== build 40 ==
## Attention_top
module Attention_top #(
    parameter INPUT_WIDTH = 8,
    parameter NUM_CODE_WIDTH = 5,
    parameter MATRIX_SIZE = 3,
    parameter ADDR_WIDTH = $clog2(MATRIX_SIZE**2<<2),
    parameter OUTPUT_WIDTH = $clog2(MATRIX_SIZE*(2**INPUT_WIDTH))-1
)(
    input clk,
    input reset_n,
    input start,
    input softmax_req,DATA_write_EN,
    input  [INPUT_WIDTH*MATRIX_SIZE-1:0] Q_INPUT,
    input [INPUT_WIDTH*MATRIX_SIZE-1:0] MATRIX_INPUT,
    output reg [MATRIX_SIZE*OUTPUT_WIDTH-1:0] Output_RESULT,
    input output_req
);
make LEC_CHECK=0 CAP_MARGIN=20 CELL_PAD_IN_SITES_DETAIL_PLACEMENT=0 CORE_ASPECT_RATIO=0.88 CORE_MARGIN=2 CORE_UTILIZATION=54 CTS_CLUSTER_DIAMETER=184 GPL_ROUTABILITY_DRIVEN=0 GPL_TIMING_DRIVEN=1 SLEW_MARGIN=20 finish   # period 3.06 ns
run.sh (not shown) runs the stock make flow with config.mk's settings and CLKGATE_MAP_FILE=.
Build 40 -> stages 100% | layout checks FAIL | setup timing
> inputs changed (build 40 -> build 69)
- setting CTS_CLUSTER_SIZE to 21 for the first time
- changing CORE_UTILIZATION from 54 to 72
- removing GPL_TIMING_DRIVEN (formerly 1)
- removing CORE_ASPECT_RATIO (formerly 0.88)
- setting SETUP_SLACK_MARGIN to 0.38 for the first time
- removing CTS_CLUSTER_DIAMETER (formerly 184)
- removing GPL_ROUTABILITY_DRIVEN (formerly 0)
- removing CELL_PAD_IN_SITES_DETAIL_PLACEMENT (formerly 0)
- changing the clock period (ns, I/O delays scaled along) from 3.06 to 3.43
Results
- Looking at the reports, build 69 completed the entire flow and the layout it produced met the timing, design-rule and antenna checks.
- To summarise build 40: no stage aborted, but the layout did not pass its checks, failing on setup timing.
- In build 69, the layout-stage area growth over the synthesis result came out 2.0 points below the value in build 40.
- Summary — fraction of power spent switching nets, build 69 relative to build 40: higher, by 2.2 points.
- A master of the slowest instance on the critical path of dfrtp_1 is what build 40 shows, while or4_4 belongs to build 69.
- Looking at arrival time of data at the critical path endpoint, build 69 sits 60 ps higher than build 40 does.
- Summary of build 69 over build 40: maximum ir drop on the vdd rail climbed 6.6%; worst hold margin barely changed.
#### Input delta (build 20 over build 69)
- SETUP_SLACK_MARGIN changed from 0.38 to -0.21
- CTS_CLUSTER_DIAMETER newly set to 381
- CTS_CLUSTER_SIZE removed (was 21)
- the clock period (ns, I/O delays scaled along) changed from 3.43 to 2.73
[summary]
Final critical delay including setup and external delays sits higher in build 20 than in build 69. Build 20 vs. build 69: clock-buffer cell count went down; sum of met3 wire segment lengths after detailed routing increased 15 mm; total via count after detailed routing climbed about 18%; fmax down about 14%; sequential power has increased. The layout from build 20, despite a flow that completed every stage, fails the layout checks, with the failing checks listed as setup timing. Between build 69 and build 20, global-route usage over all layers increased. Summary of build 20 over build 69: combinational power picked up an extra 64%; relative contribution of sequential cells to total power lost 4.0 points.

* * *

Starting RTL as in the previous note.
==> flow/design.v (excerpt) <==
module Attention_top #(
    parameter INPUT_WIDTH = 8,
    parameter NUM_CODE_WIDTH = 5,
    parameter MATRIX_SIZE = 3,
    parameter ADDR_WIDTH = $clog2(MATRIX_SIZE**2<<2),
    parameter OUTPUT_WIDTH = $clog2(MATRIX_SIZE*(2**INPUT_WIDTH))-1
)(
    input clk,
    input reset_n,
    input start,
    input softmax_req,DATA_write_EN,
    input  [INPUT_WIDTH*MATRIX_SIZE-1:0] Q_INPUT,
    input [INPUT_WIDTH*MATRIX_SIZE-1:0] MATRIX_INPUT,
    output reg [MATRIX_SIZE*OUTPUT_WIDTH-1:0] Output_RESULT,
    input output_req
);
clock: 2.47 ns
lec_check: 0
abc_area: 1
cap_margin: 20
core_aspect_ratio: 1.39
core_margin: 2
core_utilization: 72
cts_cluster_diameter: 397
cts_cluster_size: 98
hold_slack_margin: 0.29
place_density: 0.4
setup_slack_margin: 0.29
slew_margin: 20
The baseline ended with an error in global routing, error GRT-0232.
Rerun with:
==> flow/config.mk (replaced) <==
export PLATFORM = sky130hd
export DESIGN_NAME = Attention_top
export DESIGN_NICKNAME = Attention_top
export VERILOG_FILES = /design/flow/design.v
export SDC_FILE = /design/flow/constraint.sdc
export NUM_CORES = 4
export LEC_CHECK = 0
export CAP_MARGIN = 20
export CORE_MARGIN = 2
export CORE_UTILIZATION = 52
export SLEW_MARGIN = 20
==> flow/constraint.sdc (replaced) <==
create_clock -name core_clock -period 2.53 [get_ports {clk}]
set_input_delay 0.5060 -clock core_clock [delete_from_list [all_inputs] [get_ports {clk}]]
set_output_delay 0.5060 -clock core_clock [all_outputs]
set_load 0.01 [all_outputs]
The changed run finished but failed the layout checks on negative setup slack.
Synthesized area stays flat.
Die size rose by about 38%.
Synthesized cell count fell by 19%.
Rerun with:
--- a/flow/config.mk
+++ b/flow/config.mk
@@ -10 +10,3 @@
-export CORE_UTILIZATION = 52
+export CORE_UTILIZATION = 72
+export PLACE_DENSITY = 0.37
+export SETUP_SLACK_MARGIN = -0.21
==> flow/constraint.sdc (replaced) <==
create_clock -name core_clock -period 2.75 [get_ports {clk}]
set_input_delay 0.5500 -clock core_clock [delete_from_list [all_inputs] [get_ports {clk}]]
set_output_delay 0.5500 -clock core_clock [all_outputs]
set_load 0.01 [all_outputs]
Outcome: The new run ran to the end with violations: negative setup slack; via count rose by 9.6%; cell count fell by 7.6%; clock skew rose by 0.036 ns; worst setup slack improves by 0.061 ns; fmax fell by 4.9%; final area fell by 5.1%; sequential power fell by about 5%; global-route usage rose by 15 points; power fell by 11%; routed wire length rose by 15%; core utilization rose by 21 points.
Rerun with:
--- a/flow/config.mk
+++ b/flow/config.mk
@@ -7,0 +8 @@
+export ABC_AREA = 1
@@ -10,3 +11 @@
-export CORE_UTILIZATION = 72
-export PLACE_DENSITY = 0.37
-export SETUP_SLACK_MARGIN = -0.21
+export CORE_UTILIZATION = 62
==> flow/constraint.sdc (replaced) <==
create_clock -name core_clock -period 2.53 [get_ports {clk}]
set_input_delay 0.5060 -clock core_clock [delete_from_list [all_inputs] [get_ports {clk}]]
set_output_delay 0.5060 -clock core_clock [all_outputs]
set_load 0.01 [all_outputs]
Result: The new run completed and failed the layout checks on negative setup slack. Clock-buffer cell count climbs by 1. Setup slack improved by 0.069 ns. Final cell count climbs by about 20%. Global-route usage drops by 8.7 points. Cell area climbs by about 2.7%. First-iteration DRC count drops by 31%. Synthesized cell count climbs by 24%. Wire length drops by 7.7%.
Rerun with:
--- a/flow/config.mk
+++ b/flow/config.mk
@@ -8 +7,0 @@
-export ABC_AREA = 1
@@ -11 +10,2 @@
-export CORE_UTILIZATION = 62
+export CORE_UTILIZATION = 65
+export SETUP_SLACK_MARGIN = 0.87
==> flow/constraint.sdc (replaced) <==
create_clock -name core_clock -period 3.43 [get_ports {clk}]
set_input_delay 0.6860 -clock core_clock [delete_from_list [all_inputs] [get_ports {clk}]]
set_output_delay 0.6860 -clock core_clock [all_outputs]
set_load 0.01 [all_outputs]
The changed run finished clean.
Area after synthesis barely changes.
Wire length falls by 2.8%.
Synthesized cell count falls by about 20%.
Design area falls by 0.81%.
Register-to-register slack improves by 0.61 ns.
Die area falls by 4.8%.
Setup slack improves by 0.61 ns.
Hold slack degrades by 0.0067 ns.
Clock-buffer cell count falls by 2.
Rerun with:
--- a/flow/config.mk
+++ b/flow/config.mk
@@ -10 +10,3 @@
-export CORE_UTILIZATION = 65
+export CORE_UTILIZATION = 72
+export CTS_CLUSTER_SIZE = 38
+export PLACE_DENSITY = 0.64
=> The new run ran to the end with violations: max-capacitance violations, max-slew violations, negative setup slack. Non-clock buffer count is higher by 25. Die size goes down by roughly a tenth. Total power increases by a few percent. Wire length goes up by a quarter to a third. Clock skew rose by 0.023 ns. Fmax fell by roughly a tenth.

* * *

Attention_top again, from the RTL that the note above started with.
Settings: LEC_CHECK=0, ABC_AREA=1, CAP_MARGIN=20, CORE_MARGIN=2, CORE_UTILIZATION=70, CTS_CLUSTER_DIAMETER=230, CTS_CLUSTER_SIZE=37, PLACE_DENSITY=0.37, SETUP_SLACK_MARGIN=0.59, SLEW_MARGIN=20; clock period 2.09 ns.
The starting point ended with an error in global routing (5_1_grt).
Rerun with:
Settings changed: ABC_AREA 1 to unset, CORE_UTILIZATION 70 to 40, CTS_CLUSTER_DIAMETER 230 to unset, CTS_CLUSTER_SIZE 37 to unset, PLACE_DENSITY 0.37 to unset, SETUP_SLACK_MARGIN 0.59 to unset.
Clock period 2.09 ns to 7.29 ns, I/O delays scaled along.
Outcome:
- This time the run ran to the end with no violations
- area after synthesis hardly moves
- synthesized cell count went down by 19%
- die size went up by 73%
Rerun with:
Clock period 7.29 ns to 4.14 ns, I/O delays scaled along.
Effect:
- critical path depth rose by 1
- final cell count rose by about 0.8%
- sequential power went up by about 80%
- utilization grows by 0.39 points
- power grows by about 80%
- cell area goes up by about 0.9%
- clock skew increases by 0.022 ns
- hold slack got worse by 0.30 ns
- combinational power is higher by 79%
- wire length goes up by about 2.6%
Rerun with:
Settings changed: CORE_UTILIZATION 40 to 66.
Clock period 4.14 ns to 3.43 ns, I/O delays scaled along.
=> The new run produced a clean layout; global-route usage went up by 13 points; first-iteration DRC count went up by 20%; clock skew went down by 0.039 ns; routed wire length went up by 1.0%; cell count went down by 8.8%; utilization went up by 30 points; clock-buffer cell count went down by 25; synthesized area stays the same; cell area went down by 0.61%; hold slack gets better by 0.29 ns; combinational power went up by 29%.
Rerun with:
Settings changed: CORE_UTILIZATION 66 to 72, CTS_CLUSTER_SIZE set to 21, PLACE_DENSITY set to 0.71, SETUP_SLACK_MARGIN set to 0.48.
Die area falls by a little under a tenth.
Power rises by roughly a tenth.
Non-clock buffer count rises by 180.
Rerun with:
Settings changed: ABC_AREA set to 1, CTS_CLUSTER_DIAMETER set to 384, CTS_CLUSTER_SIZE 21 to 88, PLACE_DENSITY 0.71 to 0.4, SETUP_SLACK_MARGIN 0.48 to unset.
Clock period 3.43 ns to 2.3 ns, I/O delays scaled along.
=> This time the run ended with an error in global routing (5_1_grt) (GRT-0232); synthesized cell count climbs by 24%; die size is about the same; synthesized area hardly moves.
No activity file was given, so power comes from the tool's default toggle rates.
